==> job 5248: inputs <==
==> flow/design.v <==
module tpumac
    #(parameter BITS_AB=8,
    parameter BITS_C=16)
    (
    input clk, rst_n, WrEn, en,
    input signed [BITS_AB-1:0] Ain,
    input signed [BITS_AB-1:0] Bin,
    input signed [BITS_C-1:0] Cin,
    output reg signed [BITS_AB-1:0] Aout,
    output reg signed [BITS_AB-1:0] Bout,
    output reg signed [BITS_C-1:0] Cout
    );
    logic signed [BITS_C-1:0] AxB, CPAB;
    always_ff @(posedge clk, negedge rst_n) begin
        if (!rst_n) begin
            Aout <= 0;
            Bout <= 0;
        end else if (en) begin
            Aout <= Ain;
            Bout <= Bin;
        end
    end
    always_ff @(posedge clk, negedge rst_n) begin
        if (!rst_n) begin
            Cout <= 0;
        end else if (WrEn) begin
            Cout <= Cin;
        end else if (en) begin
            Cout <= CPAB;
        end 
    end
    always_comb begin
        AxB = Ain * Bin;
        CPAB = AxB + Cout;
    end
endmodule
module systolic_array
#(
parameter BITS = 8,
parameter DIM = 32
)
(
input clk,rst_n,en,
input [DIM-1:0][BITS-1:0] A,
input [DIM-1:0][BITS-1:0] B,
output [DIM-1:0][DIM-1:0][BITS*2-1:0] Cout
);
logic [DIM-1:0][DIM-1:0][BITS-1:0] MACAin, MACBin, MACAout, MACBout;
logic [DIM-1:0][DIM-1:0][BITS*2-1:0] MACCout;
assign Cout = MACCout;
genvar gi, gj;
generate
    for (gi = 0 ; gi < DIM ; gi++) begin : row
        for (gj = 0 ; gj < DIM ; gj++) begin : col
            tpumac #(.BITS_AB(BITS), .BITS_C(BITS*2)) iDUT (
                .clk(clk), .rst_n(rst_n), .WrEn(1'b0), .en(en),
                .Ain(MACAin[gi][gj]), .Bin(MACBin[gi][gj]), .Cin({(BITS*2){1'b0}}),
                .Aout(MACAout[gi][gj]), .Bout(MACBout[gi][gj]), .Cout(MACCout[gi][gj])
            );
        end
    end
endgenerate
always_comb begin : ABCManager
    for (int i = 0 ; i < DIM ; i++) begin
        MACAin[i][0] = A[i];
        MACBin[0][i] = B[i];
    end
    for (int i = 0 ; i < DIM ; i++) begin
        for (int j = 1 ; j < DIM ; j++) begin
            MACAin[i][j] = MACAout[i][j-1];
        end
    end
    for (int i = 1 ; i < DIM ; i++) begin
        for (int j = 0 ; j < DIM ; j++) begin
            MACBin[i][j] = MACBout[i-1][j]; 
        end
    end
end
endmodule
module layoutA
#(
    parameter BITS = 8,  
    parameter DIM = 32  
)
(
    input [DIM-1:0][DIM-1:0][BITS-1:0] INA,
    input [$clog2(DIM):0] m, n, 
    output logic [DIM-1:0][DIM*2-2:0][BITS-1:0] OUTA
);
always_comb begin : ConnectionsA
    for (int row = 0 ; row < DIM ; row++) begin
        for (int col = 0 ; col < DIM*2-1 ; col++) begin
            if (col >= DIM*2-1-n-row && col <= DIM*2-2-row && row < m) begin
                OUTA[row][col] = INA[row][DIM*2-2-col-row];
            end else begin
                OUTA[row][col] = 0;
            end
        end
    end
end
endmodule
module layoutB
#(
    parameter BITS = 8,  
    parameter DIM = 32  
)
(
    input [DIM-1:0][DIM-1:0][BITS-1:0] INB,
    input [$clog2(DIM):0] n, p, 
    output logic [DIM*2-2:0][DIM-1:0][BITS-1:0] OUTB
);
always_comb begin : ConnectionsB
    for (int row = 0 ; row < DIM ; row++) begin
        for (int col = 0 ; col < DIM*2-1 ; col++) begin
            if (col >= DIM*2-1-n-row && col <= DIM*2-2-row && row < p) begin
                OUTB[col][row] = INB[DIM*2-2-col-row][row];
            end else begin
                OUTB[col][row] = 0;
            end
        end
    end
end
endmodule
module MATMUL 
#(
    parameter BITS = 8,  
    parameter DIM = 32  
)
(
    input clk, rst_n, en,
    input [$clog2(DIM):0] m, n, p,
    input [DIM-1:0][DIM-1:0][BITS-1:0] matrixDataA,
    input [DIM-1:0][DIM-1:0][BITS-1:0] matrixDataB,
    output logic [DIM-1:0][DIM-1:0][BITS-1:0] dataOut,
    output logic done
);
logic [$clog2(DIM*4):0] count;
logic [DIM-1:0][BITS-1:0] Ain, Bin;
logic [DIM-1:0][DIM-1:0][BITS*2-1:0] Cout;
logic [DIM-1:0][DIM*2-2:0][BITS-1:0] OUTA;
logic [DIM*2-2:0][DIM-1:0][BITS-1:0] OUTB;
layoutA #(.BITS(BITS), .DIM(DIM))
LayoutADUT (.INA(matrixDataA),.m(m),.n(n),.OUTA(OUTA));
layoutB #(.BITS(BITS), .DIM(DIM))
LayoutBDUT (.INB(matrixDataB),.n(n),.p(p),.OUTB(OUTB));
systolic_array #(.BITS(BITS), .DIM(DIM))
SysArrayDUT (.clk(clk), .rst_n(rst_n), .en(en), .A(Ain), .B(Bin), .Cout(Cout));
always @(posedge clk, negedge rst_n) begin
    if (!rst_n) begin
        count <= 0;
    end else if (done) begin
        count <= 0;
    end else if (en == 1) begin
        count <= count + 1;
    end
end
always_comb begin : DataFeeder
    for (int i = 0 ; i < DIM ; i++) begin
        if (count <= DIM*2-2) begin
            Ain[i] = OUTA[i][DIM*2-2-count];
            Bin[i] = OUTB[DIM*2-2-count][i];
        end else begin
            Ain[i] = 0;
            Bin[i] = 0;
        end
    end
    for (int i = 0 ; i < DIM ; i++) begin
        for (int j = 0 ; j < DIM ; j++) begin
            dataOut[i][j] = Cout[i][j] >> BITS;  
        end
    end
end
always_comb begin : howdone
    done = count == m+n+p-2 ? 1 : 0;
end
endmodule
module matmul_top
#(
    parameter BITS = 8,
    parameter DIM = 4
)
(
    input clk, rst_n, en,
    input [$clog2(DIM):0] m, n, p,
    input [DIM*DIM*BITS-1:0] mat_a,
    input [DIM*DIM*BITS-1:0] mat_b,
    output [DIM*DIM*BITS-1:0] mat_c,
    output done
);
MATMUL #(.BITS(BITS), .DIM(DIM)) u_matmul (
    .clk(clk), .rst_n(rst_n), .en(en),
    .m(m), .n(n), .p(p),
    .matrixDataA(mat_a), .matrixDataB(mat_b),
    .dataOut(mat_c), .done(done)
);
endmodule
==> flow/run.sh <==
#!/bin/bash
# the make line also repeats each setting of config.mk as NAME=value (left out here)
make -C /OpenROAD-flow-scripts/flow DESIGN_CONFIG=/design/flow/config.mk WORK_HOME=/design/flow/orfs CLKGATE_MAP_FILE= finish
==> flow/config.mk <==
export PLATFORM = sky130hd
export DESIGN_NAME = matmul_top
export DESIGN_NICKNAME = matmul_top
export VERILOG_FILES = /design/flow/design.v
export SDC_FILE = /design/flow/constraint.sdc
export NUM_CORES = 4
export LEC_CHECK = 0
export CAP_MARGIN = 5
export CORE_ASPECT_RATIO = 1.22
export CORE_MARGIN = 2
export CORE_UTILIZATION = 40
export GPL_ROUTABILITY_DRIVEN = 0
export HOLD_SLACK_MARGIN = 0.29
export PLACE_DENSITY_LB_ADDON = 0.08
export SLEW_MARGIN = 20
==> flow/constraint.sdc <==
create_clock -name core_clock -period 14.3 [get_ports {clk}]
set_input_delay 2.8600 -clock core_clock [delete_from_list [all_inputs] [get_ports {clk}]]
set_output_delay 2.8600 -clock core_clock [all_outputs]
set_load 0.01 [all_outputs]
==> job 6342 (differences from job 5248) <==
Settings changed: CAP_MARGIN 5 to 20, CORE_ASPECT_RATIO 1.22 to 0.5, CORE_UTILIZATION 40 to 72, CTS_CLUSTER_DIAMETER set to 296, CTS_CLUSTER_SIZE set to 96, GPL_ROUTABILITY_DRIVEN 0 to not set, HOLD_SLACK_MARGIN 0.29 to not set, PLACE_DENSITY set to 0.43, PLACE_DENSITY_LB_ADDON 0.08 to not set, SETUP_SLACK_MARGIN set to 1.84, TNS_END_PERCENT set to 5.
==> flow/constraint.sdc (replaced) <==
create_clock -name core_clock -period 6.17 [get_ports {clk}]
set_input_delay 1.2340 -clock core_clock [delete_from_list [all_inputs] [get_ports {clk}]]
set_output_delay 1.2340 -clock core_clock [all_outputs]
set_load 0.01 [all_outputs]
==> results.toml <==
# yosys + openroad results
[outcome]
status = "finished clean"

[detailed_routing]
top_layer = "met5"

[worst_setup_path]
end_kind = "flip-flop"

[sta]
fin_crit_ns = 11.62

[global_routing]
antenna_found_initial = 12

[clock_tree]
h-tree-depth = 2

[cells_and_area]
non_clock_buffer_count = 484

[power]
pwr-share-clk_pct = 9.2
[end of results for job 5248]
==> results.toml <==
# yosys + openroad results
[outcome]
status = "did not finish"
failing_step = "global routing"
error = "[ERROR GRT-0116] Global routing finished with congestion. Check the congestion regions in the DRC Viewer."

[logic_synthesis]
ys.flops = 453
synth_area_um2 = 74120
adder_share_pct = 41.20

[clock_tree]
h-tree-depth = 1
[end of results for job 6342]

==> job 3491: inputs <==
RTL: the design.v shown in full above, as it stands there.
clock: 5.86 ns
lec_check: 0
abc_area: 1
cap_margin: 20
cell_pad_in_sites_detail_placement: 0
core_margin: 2
core_utilization: 70
cts_cluster_size: 61
gpl_routability_driven: 0
hold_slack_margin: -0.08
max_routing_layer: met4
setup_slack_margin: -0.11
slew_margin: 20
run.sh (not shown) runs the stock make flow with config.mk's settings and CLKGATE_MAP_FILE=.
==> job 3550 (differences from job 3491) <==
==> flow/config.mk (replaced) <==
export PLATFORM = sky130hd
export DESIGN_NAME = matmul_top
export DESIGN_NICKNAME = matmul_top
export VERILOG_FILES = /design/flow/design.v
export SDC_FILE = /design/flow/constraint.sdc
export NUM_CORES = 4
export LEC_CHECK = 0
export CAP_MARGIN = 0
export CORE_MARGIN = 2
export CORE_UTILIZATION = 72
export CTS_CLUSTER_DIAMETER = 296
export CTS_CLUSTER_SIZE = 96
export PLACE_DENSITY = 0.43
export SETUP_SLACK_MARGIN = 1.47
export SLEW_MARGIN = 20
export TNS_END_PERCENT = 5
==> flow/constraint.sdc (replaced) <==
create_clock -name core_clock -period 6.17 [get_ports {clk}]
set_input_delay 1.2340 -clock core_clock [delete_from_list [all_inputs] [get_ports {clk}]]
set_output_delay 1.2340 -clock core_clock [all_outputs]
set_load 0.01 [all_outputs]
==> results <==
Job 3491 reached the layout checks and failed them: setup timing. Job 3550 aborted during global routing (5_1_grt) with GRT-0116.
Synthesized cell count: job 3550 is smaller than job 3491 (about 15%).
In job 3550 the area after synthesis is larger than in job 3491, by 1.3%.
Die area: job 3550 is smaller than job 3491 (about 1.5%).
==> figures <==
metric                                                                job 3491                  job 3550
Number of instances resized during post-cts repair                         454                       549
Average size of a mapped cell                                       7.85 sq um                9.39 sq um
Die X-Extent                                                            327 um                    325 um
Mapped Area                                                        73100 sq um               74100 sq um
Cell Rows                                                                  118                       117
Gate count after technology mapping                                       9315                      7896
Net Count, Synth                                                         11300                      9920
Adder share                                                              41.8%                     41.2%
Synthesized chip area reported by yosys                            73100 sq um               74100 sq um
Outcome                                             complete, but fails checks            did not finish
Last stage reached                                                           -  global routing (5_1_grt)
Violated checks                                                   setup timing                         -
Power figures rest on the tool's default switching activity, not on a simulated workload.
